==> inputs of run Y <==
Design buck_converter_top, start of the top module:
module buck_converter_top #(
    parameter CLK_FREQ = 100_000_000,
    parameter PWM_FREQ = 100_000,
    parameter V_REF = 12'd2048,
    parameter KP = 16'd100,
    parameter KI = 16'd10,
    parameter KD = 16'd5
)(
    input wire clk,
    input wire rst_n,
    input wire [11:0] adc_data,
    input wire adc_valid,
    output wire pwm_out,
    output wire [11:0] voltage_monitor,
    output wire [9:0] duty_cycle_monitor
);
Settings: LEC_CHECK=0, ABC_AREA=1, CAP_MARGIN=20, CORE_MARGIN=2, CORE_UTILIZATION=72, CTS_CLUSTER_DIAMETER=396, PLACE_DENSITY=0.36, SLEW_MARGIN=20, TNS_END_PERCENT=10; clock period 3.5 ns.
run.sh (not shown) runs the stock make flow with config.mk's settings and CLKGATE_MAP_FILE=.
==> inputs of run E, as changes to run Y <==
- ABC_AREA: 1 -> unset
- CORE_UTILIZATION: 72 -> 60
- CTS_CLUSTER_DIAMETER: 396 -> unset
- PLACE_DENSITY: 0.36 -> unset
- TNS_END_PERCENT: 10 -> unset
==> flow/constraint.sdc (replaced) <==
create_clock -name core_clock -period 3.29 [get_ports {clk}]
set_input_delay 0.6580 -clock core_clock [delete_from_list [all_inputs] [get_ports {clk}]]
set_output_delay 0.6580 -clock core_clock [all_outputs]
set_load 0.01 [all_outputs]
==> inputs of run D, as changes to run Y <==
- ABC_AREA: 1 -> unset
- CORE_UTILIZATION: 72 -> 68
- CTS_CLUSTER_DIAMETER: 396 -> 33
- PLACE_DENSITY: 0.36 -> unset
- TNS_END_PERCENT: 10 -> unset
==> flow/constraint.sdc (replaced) <==
create_clock -name core_clock -period 4.02 [get_ports {clk}]
set_input_delay 0.8040 -clock core_clock [delete_from_list [all_inputs] [get_ports {clk}]]
set_output_delay 0.8040 -clock core_clock [all_outputs]
set_load 0.01 [all_outputs]
==> ds_physical_params.txt <==
Physical design parameters

Parameter                              Value

STA
  Final count of negative-setup-slack endpoints    65
  Pin slew with the least headroom to its limit    0.6785 ns
  Final setup margin    -0.8033 ns

Run status
  Outcome    finished with violations
  Layout Check Fails    negative setup slack
That was run E.
==> ds_physical_params.txt <==
Physical design parameters

Parameter                              Value

Run status
  Outcome    finished with violations
  Layout Check Fails    negative setup slack

STA
  Pin slew with the least headroom to its limit    1.034 ns
  Final count of negative-setup-slack endpoints    5
  Final setup margin    -0.2658 ns
That was run D.
==> ds_physical_params.txt <==
Physical design parameters

Parameter                              Value

Run status
  Outcome    finished with violations
  Layout Check Fails    negative setup slack

STA
  Final setup margin    -0.7905 ns
  Final count of negative-setup-slack endpoints    10
That was run Y.

---

==> wip/juniper <==
==> flow/design.v <==
module adc_interface (
    input wire clk,
    input wire rst_n,
    input wire [11:0] adc_data,
    input wire adc_valid,
    output reg [11:0] voltage_fb,
    output reg data_ready
);
    always @(posedge clk or negedge rst_n) begin
        if (!rst_n) begin
            voltage_fb <= 12'd0;
            data_ready <= 1'b0;
        end else begin
            if (adc_valid) begin
                voltage_fb <= adc_data;
                data_ready <= 1'b1;
            end else begin
                data_ready <= 1'b0;
            end
        end
    end
endmodule
module pid_controller #(
    parameter DATA_WIDTH = 12,
    parameter KP = 16'd100,
    parameter KI = 16'd10,
    parameter KD = 16'd5,
    parameter SETPOINT = 12'd2048
)(
    input wire clk,
    input wire rst_n,
    input wire [DATA_WIDTH-1:0] feedback,
    input wire fb_valid,
    output reg [9:0] control_out,
    output reg out_valid
);
    reg signed [DATA_WIDTH:0] error;
    reg signed [DATA_WIDTH:0] prev_error;
    reg signed [31:0] integral;
    reg signed [DATA_WIDTH:0] derivative;
    reg signed [31:0] p_term, i_term, d_term;
    reg signed [31:0] pid_sum;
    always @(posedge clk or negedge rst_n) begin
        if (!rst_n) begin
            error <= 0;
            prev_error <= 0;
            integral <= 0;
            derivative <= 0;
            p_term <= 0;
            i_term <= 0;
            d_term <= 0;
            pid_sum <= 0;
            control_out <= 10'd512;
            out_valid <= 1'b0;
        end else if (fb_valid) begin
            error <= SETPOINT - feedback;
            prev_error <= error;
            if (integral + error > 32'sd100000)
                integral <= 32'sd100000;
            else if (integral + error < -32'sd100000)
                integral <= -32'sd100000;
            else
                integral <= integral + error;
            derivative <= error - prev_error;
            p_term <= ($signed({16'd0, KP}) * error) >>> 8;
            i_term <= ($signed({16'd0, KI}) * integral) >>> 16;
            d_term <= ($signed({16'd0, KD}) * derivative) >>> 8;
            pid_sum <= p_term + i_term + d_term + 32'sd512;
            if (pid_sum > 32'sd1023)
                control_out <= 10'd1023;
            else if (pid_sum < 32'sd0)
                control_out <= 10'd0;
            else
                control_out <= pid_sum[9:0];
            out_valid <= 1'b1;
        end else begin
            out_valid <= 1'b0;
        end
    end
endmodule
module pwm_generator #(
    parameter CLK_FREQ = 100_000_000,
    parameter PWM_FREQ = 100_000,
    parameter PWM_RESOLUTION = 10
)(
    input wire clk,
    input wire rst_n,
    input wire [PWM_RESOLUTION-1:0] duty_cycle,
    output reg pwm_out
);
    localparam COUNTER_MAX = CLK_FREQ / PWM_FREQ;
    reg [$clog2(COUNTER_MAX)-1:0] counter;
    reg [PWM_RESOLUTION-1:0] duty_reg;
    reg [PWM_RESOLUTION-1:0] compare_val;
    always @(posedge clk or negedge rst_n) begin
        if (!rst_n) begin
            counter <= 0;
            duty_reg <= 0;
            compare_val <= 0;
            pwm_out <= 1'b0;
        end else begin
            if (counter < COUNTER_MAX - 1) begin
                counter <= counter + 1;
            end else begin
                counter <= 0;
                duty_reg <= duty_cycle;
            end
            compare_val <= (duty_reg * COUNTER_MAX) >> PWM_RESOLUTION;
            pwm_out <= (counter < compare_val) ? 1'b1 : 1'b0;
        end
    end
endmodule
module buck_converter_top #(
    parameter CLK_FREQ = 100_000_000,
    parameter PWM_FREQ = 100_000,
    parameter V_REF = 12'd2048,
    parameter KP = 16'd100,
    parameter KI = 16'd10,
    parameter KD = 16'd5
)(
    input wire clk,
    input wire rst_n,
    input wire [11:0] adc_data,
    input wire adc_valid,
    output wire pwm_out,
    output wire [11:0] voltage_monitor,
    output wire [9:0] duty_cycle_monitor
);
    wire [11:0] voltage_fb;
    wire adc_ready;
    wire [9:0] duty_cycle;
    wire pid_valid;
    adc_interface adc_if (
        .clk(clk),
        .rst_n(rst_n),
        .adc_data(adc_data),
        .adc_valid(adc_valid),
        .voltage_fb(voltage_fb),
        .data_ready(adc_ready)
    );
    pid_controller #(
        .DATA_WIDTH(12),
        .KP(KP),
        .KI(KI),
        .KD(KD),
        .SETPOINT(V_REF)
    ) pid_ctrl (
        .clk(clk),
        .rst_n(rst_n),
        .feedback(voltage_fb),
        .fb_valid(adc_ready),
        .control_out(duty_cycle),
        .out_valid(pid_valid)
    );
    pwm_generator #(
        .CLK_FREQ(CLK_FREQ),
        .PWM_FREQ(PWM_FREQ),
        .PWM_RESOLUTION(10)
    ) pwm_gen (
        .clk(clk),
        .rst_n(rst_n),
        .duty_cycle(duty_cycle),
        .pwm_out(pwm_out)
    );
    assign voltage_monitor = voltage_fb;
    assign duty_cycle_monitor = duty_cycle;
endmodule
==> flow/run.sh <==
#!/bin/bash
# the make line also repeats each setting of config.mk as NAME=value (left out here)
make -C /OpenROAD-flow-scripts/flow DESIGN_CONFIG=/design/flow/config.mk WORK_HOME=/design/flow/orfs CLKGATE_MAP_FILE= finish
==> flow/config.mk <==
export PLATFORM = sky130hd
export DESIGN_NAME = buck_converter_top
export DESIGN_NICKNAME = buck_converter_top
export VERILOG_FILES = /design/flow/design.v
export SDC_FILE = /design/flow/constraint.sdc
export NUM_CORES = 4
export LEC_CHECK = 0
export ABC_AREA = 1
export CAP_MARGIN = 20
export CELL_PAD_IN_SITES_DETAIL_PLACEMENT = 0
export CELL_PAD_IN_SITES_GLOBAL_PLACEMENT = 0
export CORE_MARGIN = 10
export CORE_UTILIZATION = 40
export CTS_CLUSTER_DIAMETER = 218
export CTS_CLUSTER_SIZE = 98
export GPL_ROUTABILITY_DRIVEN = 1
export GPL_TIMING_DRIVEN = 0
export MAX_ROUTING_LAYER = met5
export PLACE_DENSITY_LB_ADDON = 0.2
export SETUP_SLACK_MARGIN = 0.23
export SLEW_MARGIN = 25
export TNS_END_PERCENT = 35
==> flow/constraint.sdc <==
create_clock -name core_clock -period 2.94 [get_ports {clk}]
set_input_delay 0.5880 -clock core_clock [delete_from_list [all_inputs] [get_ports {clk}]]
set_output_delay 0.5880 -clock core_clock [all_outputs]
set_load 0.01 [all_outputs]
==> wip/pepper: changes against wip/juniper <==
CORE_MARGIN = 2   (was 10)
CORE_UTILIZATION = 72   (was 40)
CTS_CLUSTER_DIAMETER = 56   (was 218)
CTS_CLUSTER_SIZE = not set   (was 98)
GPL_TIMING_DRIVEN = 1   (was 0)
HOLD_SLACK_MARGIN = 0.28   (was not set)
PLACE_DENSITY_LB_ADDON = 0.03   (was 0.2)
SETUP_SLACK_MARGIN = 0.25   (was 0.23)
TNS_END_PERCENT = not set   (was 35)
==> flow/constraint.sdc (replaced) <==
create_clock -name core_clock -period 4.29 [get_ports {clk}]
set_input_delay 0.8580 -clock core_clock [delete_from_list [all_inputs] [get_ports {clk}]]
set_output_delay 0.8580 -clock core_clock [all_outputs]
set_load 0.01 [all_outputs]
==> wip/nickel: changes against wip/juniper <==
ABC_AREA = not set   (was 1)
CORE_MARGIN = 2   (was 10)
CORE_UTILIZATION = 72   (was 40)
CTS_CLUSTER_DIAMETER = 56   (was 218)
CTS_CLUSTER_SIZE = not set   (was 98)
GPL_TIMING_DRIVEN = 1   (was 0)
PLACE_DENSITY = 0.67   (was not set)
PLACE_DENSITY_LB_ADDON = not set   (was 0.2)
SETUP_SLACK_MARGIN = not set   (was 0.23)
TNS_END_PERCENT = not set   (was 35)
==> flow/constraint.sdc (replaced) <==
create_clock -name core_clock -period 3.6 [get_ports {clk}]
set_input_delay 0.7200 -clock core_clock [delete_from_list [all_inputs] [get_ports {clk}]]
set_output_delay 0.7200 -clock core_clock [all_outputs]
set_load 0.01 [all_outputs]
==> wip/xenon: changes against wip/juniper <==
ABC_AREA = not set   (was 1)
CELL_PAD_IN_SITES_DETAIL_PLACEMENT = not set   (was 0)
CELL_PAD_IN_SITES_GLOBAL_PLACEMENT = not set   (was 0)
CORE_MARGIN = 2   (was 10)
CTS_CLUSTER_DIAMETER = not set   (was 218)
CTS_CLUSTER_SIZE = not set   (was 98)
GPL_ROUTABILITY_DRIVEN = not set   (was 1)
GPL_TIMING_DRIVEN = not set   (was 0)
MAX_ROUTING_LAYER = not set   (was met5)
PLACE_DENSITY_LB_ADDON = not set   (was 0.2)
SETUP_SLACK_MARGIN = not set   (was 0.23)
SLEW_MARGIN = 20   (was 25)
TNS_END_PERCENT = not set   (was 35)
==> flow/constraint.sdc (replaced) <==
create_clock -name core_clock -period 4.89 [get_ports {clk}]
set_input_delay 0.9780 -clock core_clock [delete_from_list [all_inputs] [get_ports {clk}]]
set_output_delay 0.9780 -clock core_clock [all_outputs]
set_load 0.01 [all_outputs]
==> changes_impl.md <==
### Physical design

* First Err: [ERROR GRT-0232] Routing congestion too high. Check the congestion heatmap in the GUI.
* Status: did not finish
* Failing step: 5_1_grt
* Post-synth top area share at 0.303
[end of results for wip/nickel]
==> changes_impl.md <==
## Implementation

* Worst setup margin at -1.07 ns
* Setup Viol. Count Final at 59
* Fail Reasons: setup timing
* Status: complete, but fails checks
[end of results for wip/juniper]
==> changes_impl.md <==
## Implementation

* Worst setup margin at -0.233 ns
* Status: complete, but fails checks
* Fail Reasons: setup timing
* CP max stage delay at 0.72 ns
* Setup Viol. Count Final at 4
[end of results for wip/pepper]
==> changes_impl.md <==
## Implementation

* Vias at 11613
* NonClk Buf Share at 0.0304
* Status: no timing/DRC/antenna violations
* Post-synth top area share at 0.303
[end of results for wip/xenon]

---

==> willow <==
RTL: the design.v shown in full above, as it stands there.
clock: 10.0 ns
lec_check: 0
cap_margin: 20
core_margin: 2
core_utilization: 40
cts_cluster_diameter: 161
cts_cluster_size: 98
hold_slack_margin: 0.28
slew_margin: 20
==> inputs of harbor, as changes to willow <==
- ABC_AREA: unset -> 1
- CAP_MARGIN: 20 -> 5
- CELL_PAD_IN_SITES_GLOBAL_PLACEMENT: unset -> 3
- CTS_CLUSTER_DIAMETER: 161 -> unset
- CTS_CLUSTER_SIZE: 98 -> unset
- HOLD_SLACK_MARGIN: 0.28 -> unset
- MIN_ROUTING_LAYER: unset -> met2
- SLEW_MARGIN: 20 -> 5
==> results <==
Outcome: willow complete, no violations; harbor complete, no violations
Post-place setup slack: willow 5310 ps; harbor 5646 ps
Detailed Route WL: willow 33.08 mm; harbor 45.48 mm
Die X-Extent: willow 202.5 microns; harbor 209.3 microns
Worst Hold Endpoint: willow pid_ctrl.pid_sum[5]; harbor pid_ctrl.pid_sum[10]
Total Nets Final: willow 1955; harbor 2560
Worst slew slack as a fraction of its limit: willow 40.09%; harbor 29.94%
Highest clock rate: willow 209.4 MHz; harbor 231.2 MHz
OpenROAD warning count: willow 37; harbor 39
Number of placement rows: willow 72; harbor 75
Worst-Margin Slew: willow 898.6 ps; harbor 1051 ps
Routed length on met1: willow 16.21 mm; harbor 0 microns
Tcrit/Tclk final: willow 47.75%; harbor 43.25%

---

==> v1: inputs <==
// buck_converter_top: RTL as listed in full above, without the edits since
clock: 3.54 ns
lec_check: 0
abc_area: 1
cap_margin: 20
core_margin: 2
core_utilization: 70
cts_cluster_diameter: 47
place_density: 0.77
slew_margin: 20
==> v28: changes against v1 <==
- ABC_AREA: 1 -> unset
- CORE_UTILIZATION: 70 -> 71
- CTS_CLUSTER_DIAMETER: 47 -> unset
- CTS_CLUSTER_SIZE: unset -> 15
- PLACE_DENSITY: 0.77 -> unset
- SETUP_SLACK_MARGIN: unset -> 0.77
==> flow/constraint.sdc (replaced) <==
create_clock -name core_clock -period 6.17 [get_ports {clk}]
set_input_delay 1.2340 -clock core_clock [delete_from_list [all_inputs] [get_ports {clk}]]
set_output_delay 1.2340 -clock core_clock [all_outputs]
set_load 0.01 [all_outputs]
==> v18: changes against v1 <==
- CORE_UTILIZATION: 70 -> 71
- CTS_CLUSTER_DIAMETER: 47 -> 397
- CTS_CLUSTER_SIZE: unset -> 99
- PLACE_DENSITY: 0.77 -> unset
==> flow/constraint.sdc (replaced) <==
create_clock -name core_clock -period 2.93 [get_ports {clk}]
set_input_delay 0.5860 -clock core_clock [delete_from_list [all_inputs] [get_ports {clk}]]
set_output_delay 0.5860 -clock core_clock [all_outputs]
set_load 0.01 [all_outputs]
==> summary of the runs <==
- v18 stopped in 5_1_grt. v28 produced a clean layout. v1 completed and failed the layout checks on negative setup slack.
- Of v1 and v28, v28 has the higher register-to-register slack (gap 2000 ps).
- Of v28 and v1, v1 has the higher cell area (gap about 12%, measured against v1).
- Synthesized area is the same in v1 and v18.
- Critical path depth: v1 is higher than v28 (3).
- Against v1, the clock skew of v28 is lower by 6.9 ps.

---

==> run B <==
// buck_converter_top: RTL as listed in full above, without the edits since
Settings: LEC_CHECK=0, CAP_MARGIN=20, CORE_MARGIN=2, CORE_UTILIZATION=40, CTS_CLUSTER_DIAMETER=224, CTS_CLUSTER_SIZE=98, PLACE_DENSITY=0.35, SLEW_MARGIN=20, TNS_END_PERCENT=10; clock period 10.0 ns.
==> run K: changes against run B <==
--- a/flow/config.mk
+++ b/flow/config.mk
@@ -8,8 +8,5 @@
 export CAP_MARGIN = 20
 export CORE_MARGIN = 2
-export CORE_UTILIZATION = 40
-export CTS_CLUSTER_DIAMETER = 224
-export CTS_CLUSTER_SIZE = 98
-export PLACE_DENSITY = 0.35
+export CORE_UTILIZATION = 70
+export CTS_CLUSTER_DIAMETER = 47
 export SLEW_MARGIN = 20
-export TNS_END_PERCENT = 10
==> flow/constraint.sdc (replaced) <==
create_clock -name core_clock -period 4.05 [get_ports {clk}]
set_input_delay 0.8100 -clock core_clock [delete_from_list [all_inputs] [get_ports {clk}]]
set_output_delay 0.8100 -clock core_clock [all_outputs]
set_load 0.01 [all_outputs]
==> notes <==
In run B the critical path depth is lower than in run K, by 2. Run B finished clean. Run K finished with negative setup slack left. Against run K, the clock skew of run B is lower by 0.0043 ns. Global-route usage: run B is lower than run K (13 points). Against run B, the register-to-register slack of run K is worse by 5.4 ns.
==> figures <==
| quantity | run K | run B |
|---|---|---|
| Run status | complete, but fails checks | finished clean |
| Violated checks | negative setup slack | - |
| Worst slack at placement | -0.218 ns | 5.30 ns |
| Cell area after placement | 17400 um^2 | 16600 um^2 |
| Wire length after detailed routing | 39.9 mm | 38.2 mm |
| Ratio of layout area to synthesized area | 1.199x | 1.093x |
| Placed Instances | 2049 | 2156 |
| GP Congestion | 0.903 | 0.801 |
| Maximum cell stage delay along the critical path | 0.50 ns | 0.58 ns |
| HPWL Detailed | 27.2 mm | 29.7 mm |
| Capture point of the worst reg-to-reg path | pwm_gen.compare_val[8]$_DFF_PN0_ | pid_ctrl.integral[9]$_DFFE_PN0P_ |
| Count of cells along the worst register-to-register path | 18 | 16 |
| Kind of path behind the tightest hold check | input pin to asynchronous set/reset pin | flop to flop |
